==> inputs of juniper <==
Design RSA_TOP, start of the top module:
module RSA_TOP (
    clk, rst_n, in_valid,
    in_p, in_q, in_e, in_c,
    out_valid, out_m
);
make LEC_CHECK=0 CAP_MARGIN=20 CORE_MARGIN=2 CORE_UTILIZATION=72 CTS_CLUSTER_SIZE=72 PLACE_DENSITY_LB_ADDON=0.0 SETUP_SLACK_MARGIN=2.16 SLEW_MARGIN=20 TNS_END_PERCENT=5 finish   # period 14.4 ns
run.sh (not shown) runs the stock make flow with config.mk's settings and CLKGATE_MAP_FILE=.
==> inputs of amber, as changes to juniper <==
Settings changed: ABC_AREA set to 1, CAP_MARGIN 20 to 5, CTS_CLUSTER_DIAMETER set to 227, CTS_CLUSTER_SIZE 72 to unset, HOLD_SLACK_MARGIN set to -0.09, PLACE_DENSITY set to 0.65, PLACE_DENSITY_LB_ADDON 0.0 to unset, SETUP_SLACK_MARGIN 2.16 to unset, TNS_END_PERCENT 5 to unset.
==> flow/constraint.sdc (replaced) <==
create_clock -name core_clock -period 62.8 [get_ports {clk}]
set_input_delay 12.5600 -clock core_clock [delete_from_list [all_inputs] [get_ports {clk}]]
set_output_delay 12.5600 -clock core_clock [all_outputs]
set_load 0.01 [all_outputs]
==> inputs of lagoon, as changes to juniper <==
Settings changed: CORE_UTILIZATION 72 to 10, CTS_CLUSTER_SIZE 72 to unset, PLACE_DENSITY_LB_ADDON 0.0 to unset, SETUP_SLACK_MARGIN 2.16 to unset, TNS_END_PERCENT 5 to unset.
==> flow/constraint.sdc (replaced) <==
create_clock -name core_clock -period 104.0 [get_ports {clk}]
set_input_delay 20.8000 -clock core_clock [delete_from_list [all_inputs] [get_ports {clk}]]
set_output_delay 20.8000 -clock core_clock [all_outputs]
set_load 0.01 [all_outputs]
==> inputs of quartz, as changes to juniper <==
Settings changed: ABC_AREA set to 1, CTS_CLUSTER_DIAMETER set to 208, CTS_CLUSTER_SIZE 72 to 98, PLACE_DENSITY set to 0.42, PLACE_DENSITY_LB_ADDON 0.0 to unset, SETUP_SLACK_MARGIN 2.16 to unset, TNS_END_PERCENT 5 to 10.
==> flow/constraint.sdc (replaced) <==
create_clock -name core_clock -period 48.3 [get_ports {clk}]
set_input_delay 9.6600 -clock core_clock [delete_from_list [all_inputs] [get_ports {clk}]]
set_output_delay 9.6600 -clock core_clock [all_outputs]
set_load 0.01 [all_outputs]
==> qor summary <==
quantity                                                                                   quartz                       amber                            juniper          lagoon
Outcome                                                                 aborted with a tool error  complete, but fails checks          aborted with a tool error  finished clean
Last stage reached                                                       global routing (5_1_grt)                           -  detailed placement (3_5_place_dp)               -
Layout check failures                                                                           -                setup timing                                  -               -
Setup crit start                                                                                -                    get_p[1]                                  -        get_q[0]
Quantity of gates resized following cts                                                       487                         204                                  -               0
Post-layout net count                                                                           -                       18990                                  -           16310
Worst min-delay path class                                                                      -                  reg -> reg                                  -      reg -> reg
Area Overhead vs Synth                                                                          -                      12.69%                                  -          17.34%
Count of distinct cell types in the synthesized netlist                                        81                          81                                139             139
Number of iterations in the first detailed-routing pass                                         -                          14                                  -               6
Worst-case clock buffer depth                                                                   2                           2                                  -               3
Seq share, synth                                                                           4.275%                      4.275%                             4.235%          4.235%
Worst reg2reg setup slack                                                                       -                   -10.82 ns                                  -        16.14 ns
Initial core utilization                                                                   72.46%                      72.46%                             72.29%          10.04%
Seq Cell Count                                                                                  -                         180                                  -             180
Critical path's most frequent cell                                                              -                     nand2_2                                  -            ha_1
Worst setup path end                                                                            -                private_D[6]                                  -    private_D[6]
Met3 Wirelength                                                                                 -                    32.27 mm                                  -        10.83 mm
Post-synthesis share of cell area spent on and, or, nand and nor gates                     23.74%                      23.74%                             21.90%          21.90%
Area reported by Yosys stat                                                            105400 um2                  105400 um2                         106400 um2      106400 um2
Area of combinational cells with multiple inputs                                                -                   93550 um2                                  -       96460 um2

========
==> run a <==
==> flow/design.v <==
module RSA_IP #(parameter WIDTH = 3) (
    IN_P, IN_Q, IN_E,
    OUT_N, OUT_D 
);
input  [WIDTH-1:0]   IN_P, IN_Q;
input  [WIDTH*2-1:0] IN_E;
output [WIDTH*2-1:0] OUT_N, OUT_D;
genvar k ; 
assign OUT_N = IN_P * IN_Q ;
wire [WIDTH*2-2:0] phi_N ;
assign phi_N = (IN_P - 1) * (IN_Q - 1) ;
wire        [WIDTH*2-2:0] r        [0:2*WIDTH-1] ;
wire signed [WIDTH*2-1:0] t        [0:2*WIDTH-1] ;
wire        [4:0]         quotient [0:2*WIDTH-1] ;
assign r[0] = phi_N ;
assign t[0] = 0 ;
assign quotient[0] = 0 ;
assign r[1] = IN_E ;
assign t[1] = 1 ;
assign quotient[1] = 0 ;
generate
	for (k=2 ; k< (2*WIDTH) ; k=k+1) begin : gen_d_level
		assign quotient[k] = r[k-2]  /  r[k-1] ; 
		assign t[k] = (r[k-1] ==1)? t[k-1]         : t[k-2]  - quotient[k] * t[k-1] ;
		assign r[k] = (r[k-1] ==1)? 1 				: r[k-2]  - quotient[k] * r[k-1] ;
	end
endgenerate
assign OUT_D =(t[(2*WIDTH)-1] > 0 ) ? t[(2*WIDTH)-1] : t[(2*WIDTH)-1] + phi_N; 
endmodule
module RSA_TOP (
    clk, rst_n, in_valid,
    in_p, in_q, in_e, in_c,
    out_valid, out_m
);
input clk, rst_n, in_valid;
input [3:0] in_p, in_q;
input [7:0] in_e, in_c;
output reg out_valid;
output reg [7:0] out_m;
parameter WIDTH = 4 ;
parameter ST_IN = 0 ;
parameter ST_OUT = 1 ;  
reg current_state  ;
reg next_state  ;
reg  [WIDTH*2-1:0] c_text , c_wait_1 ;
reg  [WIDTH-1  :0] get_p, get_q ;
reg  [WIDTH*2-1:0] get_e ;
reg  [WIDTH*2-1:0] decrypted_text  ;
reg  [WIDTH*2-1:0] decrypted_text_wait_1  ;
wire [WIDTH*2-1:0] OUT_D, OUT_N ;
reg  [WIDTH*2-1:0] private_D , private_N ;
reg  [2:0] count_number ;
reg  [2:0] count_out ; 
integer i  ;
reg count_1 ;
always@(posedge clk, negedge rst_n)
begin
	if(!rst_n)
		begin
			count_1 <= 'd0 ;
		end
	else if (current_state == ST_IN)
		begin
			if (in_valid) begin
				if(count_1 !=1) 
					count_1 <= count_1 + 'd1 ;
			end
		end
	else
		count_1 <= 'd0 ;
end	
reg [2:0] count_8 ;
always@(posedge clk, negedge rst_n)
begin
	if(!rst_n)
		begin
			count_8 <= 'd0 ;
		end
	else if (current_state == ST_IN)
		begin
			if (in_valid) begin
				count_8 <= count_8 + 'd1 ;
			end
		end
	else if (current_state == ST_OUT)
		begin
			count_8 <= count_8 + 'd1 ;
		end
	else
		count_8 <= 'd0 ;
end
always@(posedge clk, negedge rst_n)
begin
	if(!rst_n)
		begin
			get_e <='d0;
			get_p <='d0;
			get_q <='d0;
		end
	else 
		begin
			if (count_1 == 0)
				begin
					get_e <= in_e ;
					get_p <= in_p ;
					get_q <= in_q ;
				end
		end	
end
always@(posedge clk, negedge rst_n)
begin
	if(!rst_n)
		begin
				c_text <= 'd0;
		end
	else if (current_state == ST_IN)
		begin
			if(in_valid ) 
				c_text <= in_c;
		end
end
always@ (posedge clk , negedge rst_n )begin
	if (!rst_n )begin
		c_wait_1 <= 'd0 ;
	end else begin
		c_wait_1 <= c_text ;
	end
end
always@(posedge clk, negedge rst_n)
begin
	if(!rst_n)begin
			private_D <= 'd0;
			private_N <= 'd0;
	end
	else if (current_state == ST_IN)begin
			if (count_1 == 1)begin
				private_D <= OUT_D;
				private_N <= OUT_N;
			end
	end
end
RSA_IP #(.WIDTH(WIDTH)) U0 ( .IN_P(get_p) , .IN_Q(get_q) , .IN_E(get_e) , .OUT_N (OUT_N) , .OUT_D (OUT_D) )  ; 
wire [WIDTH*2-1:0] a0 , a1  ;
wire [WIDTH*4-1:0] a0_square ;
assign a0 = c_wait_1 % private_N ;	 
assign a0_square = a0*a0 ;  
assign a1 = (a0_square)  % private_N ;	 
reg [WIDTH*2-1:0] pipe_a0 , pipe_a1 ;
always@(posedge clk , negedge rst_n)begin
	if (!rst_n)begin
		pipe_a0    <= 'd0 ;
		pipe_a1    <= 'd0 ;
	end else begin
		pipe_a0 <= a0 ;
		pipe_a1 <= a1 ;
	end
end
wire [WIDTH*2-1:0] a0_a1_value ; 
reg [WIDTH*2-1:0] tmp_1_to_2 ;
wire [WIDTH*2-1:0] a2, a3 ;
wire [WIDTH*4-1:0] pipe_a1_square  ;
wire [WIDTH*4-1:0] a2_square   ;
wire [WIDTH*4-1:0] pipe_a0_mult_a1 ;
assign pipe_a1_square  = (pipe_a1 * pipe_a1) ;
assign pipe_a0_mult_a1 = (pipe_a0 * pipe_a1) ; 
assign a2_square   = (a2      * a2 ) ; 
assign a0_a1_value = (pipe_a0_mult_a1  ) % private_N ; 
assign a2          = (pipe_a1_square   ) % private_N ;
assign a3      = (a2_square    ) % private_N ; 
always@(*)begin
	if (private_D[0] == 1  && private_D[1] == 1)begin
		tmp_1_to_2 = a0_a1_value ;
	end else if (private_D[0] == 1  && private_D[1] == 0)begin
		tmp_1_to_2 = pipe_a0 ;
	end else if (private_D[0] == 0  && private_D[1] == 1)begin
		tmp_1_to_2 = pipe_a1 ;
	end else begin   
		tmp_1_to_2 = 0 ;
	end
end
reg [WIDTH*2-1:0] pipe_a3 , pipe_tmp1 , pipe_a2;
always@(posedge clk , negedge rst_n)begin
	if (!rst_n)begin
		pipe_a3    <= 'd0 ;
		pipe_tmp1  <= 'd0 ;
		pipe_a2    <= 'd0 ;
	end else begin
		pipe_tmp1  <= tmp_1_to_2 ;
		pipe_a3    <= a3 ;
		pipe_a2    <= a2 ; 
	end
end
reg [WIDTH*2-1:0] tmp_2_to_3 ;
wire [WIDTH*2-1:0] a4, a5 ;
wire [WIDTH*4-1:0] pipe_a3_square  ;
wire [WIDTH*4-1:0] tmp_a4_square   ;
assign pipe_a3_square  = (pipe_a3 * pipe_a3 ) ;
assign tmp_a4_square   = (a4  * a4  ) ;
assign a4 = (pipe_a3_square )%private_N ; 
assign a5 = (tmp_a4_square  )%private_N ;
wire [WIDTH*4-1:0] pipe_a2_a3 ;
assign pipe_a2_a3 = pipe_a2 * pipe_a3 ; 
wire [WIDTH*2-1:0] a2_a3_value ;
assign a2_a3_value = pipe_a2_a3% private_N ; 
always@(*)begin
	if (private_D[2] == 1  && private_D[3] == 1)begin
		tmp_2_to_3 = a2_a3_value ;
	end else if (private_D[2] == 1  && private_D[3] == 0)begin
		tmp_2_to_3 = pipe_a2 ;
	end else if (private_D[2] == 0  && private_D[3] == 1)begin
		tmp_2_to_3 = pipe_a3 ;
	end else begin   
		tmp_2_to_3 = 0 ;
	end
end
reg [WIDTH*2-1:0] pipe_a5 , pipe_tmp2_0 , pipe_a4 , pipe_tmp2_1 ;
reg in_valid_3 ; 
always@(posedge clk , negedge rst_n)begin
	if (!rst_n)begin
		pipe_a5        <= 'd0 ;
		pipe_a4        <= 'd0 ;
		pipe_tmp2_0    <= 'd0 ;
		pipe_tmp2_1    <= 'd0 ;
	end else begin
		pipe_a5      <= a5 ;
		pipe_a4      <= a4 ;
		pipe_tmp2_0  <= pipe_tmp1 ; 
		pipe_tmp2_1  <= tmp_2_to_3 ; 
	end
end
reg [WIDTH*2-1:0] tmp_3_to_4_0 , tmp_3_to_4_1 ;
wire [WIDTH*2-1:0] a6 ;
wire [WIDTH*4-1:0] pipe_a5_square ;
assign pipe_a5_square = (pipe_a5 * pipe_a5 ) ;
assign a6     = (pipe_a5_square)%private_N ; 
wire [WIDTH*4-1:0] pipe_a4_a5 ;
assign pipe_a4_a5  = pipe_a4 * pipe_a5 ; 
wire [WIDTH*2-1:0] a4_a5_value ;
assign a4_a5_value = pipe_a4_a5 % private_N ; 
wire [WIDTH*4-1:0] pipe_tmp0_tmp1 ;
assign pipe_tmp0_tmp1 = pipe_tmp2_0 * pipe_tmp2_1 ; 
wire [WIDTH*2-1:0] tmp0_tmp1_value ;
assign tmp0_tmp1_value = pipe_tmp0_tmp1 % private_N ; 
always@(*)begin    
	if (private_D[4] == 1  && private_D[5] == 1)begin
		tmp_3_to_4_0 = a4_a5_value ;
	end else if (private_D[4] == 1  && private_D[5] == 0)begin
		tmp_3_to_4_0 = pipe_a4 ;
	end else if (private_D[4] == 0  && private_D[5] == 1)begin
		tmp_3_to_4_0 = pipe_a5 ;
	end else begin   
		tmp_3_to_4_0 = 0 ;
	end
end
always@(*)begin
	if (pipe_tmp2_0 == 0  && pipe_tmp2_1 == 0)begin
		tmp_3_to_4_1 = 0 ;
	end else if (pipe_tmp2_0 == 0 ) begin
		tmp_3_to_4_1 = pipe_tmp2_1 ;
	end else if (pipe_tmp2_1 == 0)begin
		tmp_3_to_4_1 = pipe_tmp2_0 ;
	end else begin  
		tmp_3_to_4_1 = tmp0_tmp1_value ;
	end
end
reg [WIDTH*2-1:0] pipe_a6 , pipe_tmp3_0 , pipe_tmp3_1 ;
always@(posedge clk , negedge rst_n)begin
	if (!rst_n)begin
		pipe_a6	     <= 'd0 ;
		pipe_tmp3_0  <= 'd0 ;
	 	pipe_tmp3_1  <= 'd0 ; 
	end else begin
		pipe_a6	      <= a6 ;
		pipe_tmp3_0   <= tmp_3_to_4_0 ; 
		pipe_tmp3_1   <= tmp_3_to_4_1 ; 
	end
end
reg [WIDTH*2-1:0] tmp_4_to_5 ; 
wire [WIDTH*4-1:0] pipe_tmp3_0_tmp3_1 ;
assign pipe_tmp3_0_tmp3_1 = pipe_tmp3_0 * pipe_tmp3_1 ;
wire [WIDTH*2-1:0] tmp3_0_tmp3_1_value ;
assign  tmp3_0_tmp3_1_value = pipe_tmp3_0_tmp3_1 % private_N ; 
always@(*)begin
	if (pipe_tmp3_0 == 0  && pipe_tmp3_1 == 0)begin
		tmp_4_to_5 = 0 ;
	end else if (pipe_tmp3_0 == 0 ) begin
		tmp_4_to_5 = pipe_tmp3_1 ;
	end else if (pipe_tmp3_1 == 0)begin
		tmp_4_to_5 = pipe_tmp3_0 ;
	end else begin  
		tmp_4_to_5 = tmp3_0_tmp3_1_value ;
	end
end
reg [WIDTH*2-1:0] pipe_tmp5_0, pipe_tmp5_1 ;
always@(posedge clk , negedge rst_n)begin
	if (!rst_n)begin
		pipe_tmp5_0 <= 'd0 ;
		pipe_tmp5_1 <= 'd0 ;
	end else begin
		pipe_tmp5_0 <= pipe_a6 ;
		pipe_tmp5_1 <= tmp_4_to_5 ; 
	end
end
reg [WIDTH*2-1:0] tmp_5_to_6 ; 
wire [WIDTH*4-1:0] pipe_tmp5_0_tmp5_1 ;
assign pipe_tmp5_0_tmp5_1 = pipe_tmp5_0 * pipe_tmp5_1 ;
wire [WIDTH*2-1:0] tmp5_0_tmp5_1_value ;
assign tmp5_0_tmp5_1_value = pipe_tmp5_0_tmp5_1 % private_N ; 
always@(*)begin
	if (private_D[6] == 0  && pipe_tmp5_1 == 0)begin
		tmp_5_to_6 = 0 ;
	end else if (private_D[6] == 0 ) begin
		tmp_5_to_6 = pipe_tmp5_1 ;
	end else if (pipe_tmp5_1 == 0)begin
		tmp_5_to_6 = pipe_tmp5_0 ;
	end else begin  
		tmp_5_to_6 = tmp5_0_tmp5_1_value ;
	end
end
always@(posedge clk , negedge rst_n)begin
	if (!rst_n)begin
		decrypted_text <= 'd0 ;
	end else begin
		decrypted_text <= tmp_5_to_6 ; 
	end
end
always@(posedge clk , negedge rst_n)
begin
	if(!rst_n)
		begin
			out_valid <= 'd0; 
			out_m     <= 'd0; 
		end
	else if (current_state == ST_OUT)
		begin
			out_valid <= 'd1 ;
			out_m	  <= decrypted_text ;
		end
	else 
		begin
			out_valid <= 'd0 ;
			out_m	  <= 'd0 ;
		end
end
always@ (posedge clk , negedge rst_n)
begin
	if (!rst_n ) begin
		current_state <= ST_IN ;
	end else begin
		current_state <= next_state ;
	end
end
always@(*)begin
	case(current_state)
		ST_IN : begin
				if (count_8 == 7 )
					next_state = ST_OUT ; 
				else 
					next_state = ST_IN ; 
		end
		ST_OUT : begin
				if (count_8 == 7)
					next_state = ST_IN ;
				else 
					next_state = ST_OUT ; 
		end
		default : next_state = ST_IN ; 
	endcase
end
endmodule
==> flow/run.sh <==
#!/bin/bash
# the make line also repeats each setting of config.mk as NAME=value (left out here)
make -C /OpenROAD-flow-scripts/flow DESIGN_CONFIG=/design/flow/config.mk WORK_HOME=/design/flow/orfs CLKGATE_MAP_FILE= finish
==> flow/config.mk <==
export PLATFORM = sky130hd
export DESIGN_NAME = RSA_TOP
export DESIGN_NICKNAME = RSA_TOP
export VERILOG_FILES = /design/flow/design.v
export SDC_FILE = /design/flow/constraint.sdc
export NUM_CORES = 4
export LEC_CHECK = 0
export ABC_AREA = 1
export CAP_MARGIN = 15
export CORE_MARGIN = 2
export CORE_UTILIZATION = 71
export HOLD_SLACK_MARGIN = -0.09
export SETUP_SLACK_MARGIN = -2.0
export SLEW_MARGIN = 20
==> flow/constraint.sdc <==
create_clock -name core_clock -period 61.1 [get_ports {clk}]
set_input_delay 12.2200 -clock core_clock [delete_from_list [all_inputs] [get_ports {clk}]]
set_output_delay 12.2200 -clock core_clock [all_outputs]
set_load 0.01 [all_outputs]
==> inputs of run b, as changes to run a <==
Settings changed: CORE_ASPECT_RATIO set to 0.89, CTS_CLUSTER_DIAMETER set to 203, GPL_TIMING_DRIVEN set to 1, HOLD_SLACK_MARGIN -0.09 to -0.07, MAX_ROUTING_LAYER set to met4, MIN_ROUTING_LAYER set to met1, SETUP_SLACK_MARGIN -2.0 to unset, SLEW_MARGIN 20 to 5, TNS_END_PERCENT set to 75.
==> flow/constraint.sdc (replaced) <==
create_clock -name core_clock -period 58.4 [get_ports {clk}]
set_input_delay 11.6800 -clock core_clock [delete_from_list [all_inputs] [get_ports {clk}]]
set_output_delay 11.6800 -clock core_clock [all_outputs]
set_load 0.01 [all_outputs]
==> inputs of run c, as changes to run a <==
Settings changed: ABC_AREA 1 to unset, CAP_MARGIN 15 to 20, CORE_UTILIZATION 71 to 72, CTS_CLUSTER_DIAMETER set to 27, CTS_CLUSTER_SIZE set to 21, HOLD_SLACK_MARGIN -0.09 to unset, PLACE_DENSITY set to 0.38, SETUP_SLACK_MARGIN -2.0 to 2.16.
==> flow/constraint.sdc (replaced) <==
create_clock -name core_clock -period 14.4 [get_ports {clk}]
set_input_delay 2.8800 -clock core_clock [delete_from_list [all_inputs] [get_ports {clk}]]
set_output_delay 2.8800 -clock core_clock [all_outputs]
set_load 0.01 [all_outputs]
==> summary.txt <==
impl run done, here's what came out: outcome complete, but fails checks, layout check fault list negative setup slack, RSZ-0062 raised after global routing yes, CP endpoint private_D[5]$_DFFE_PN0P_, Hold Path End pipe_tmp5_0[5]$_DFF_PN0_, Setup WS post-layout -2.62 ns, first-pass GRT wire length 480 mm, final setup vio count 7, total number of vias 107,811, period utilisation layout 1.04
(the above is from run a)
==> summary.txt <==
run results: yosys stat area 0.106 sq mm, synth unique cells 139, tool error [ERROR DPL-0033] detailed placement checks failed during check placement., outcome stopped before the end, IO buf count 34, Largest type area fraction 0.232, failing step 3_5_place_dp, yosys xor share 0.0601, Seq share, synth 0.0423
(the above is from run c)
==> summary.txt <==
run results: DP Worst Slack -5.56 ns, outcome stopped before the end, Largest type area fraction 0.234, comb area leader adder cells, Synth area leader ha_1, failing step 5_1_grt
(the above is from run b)
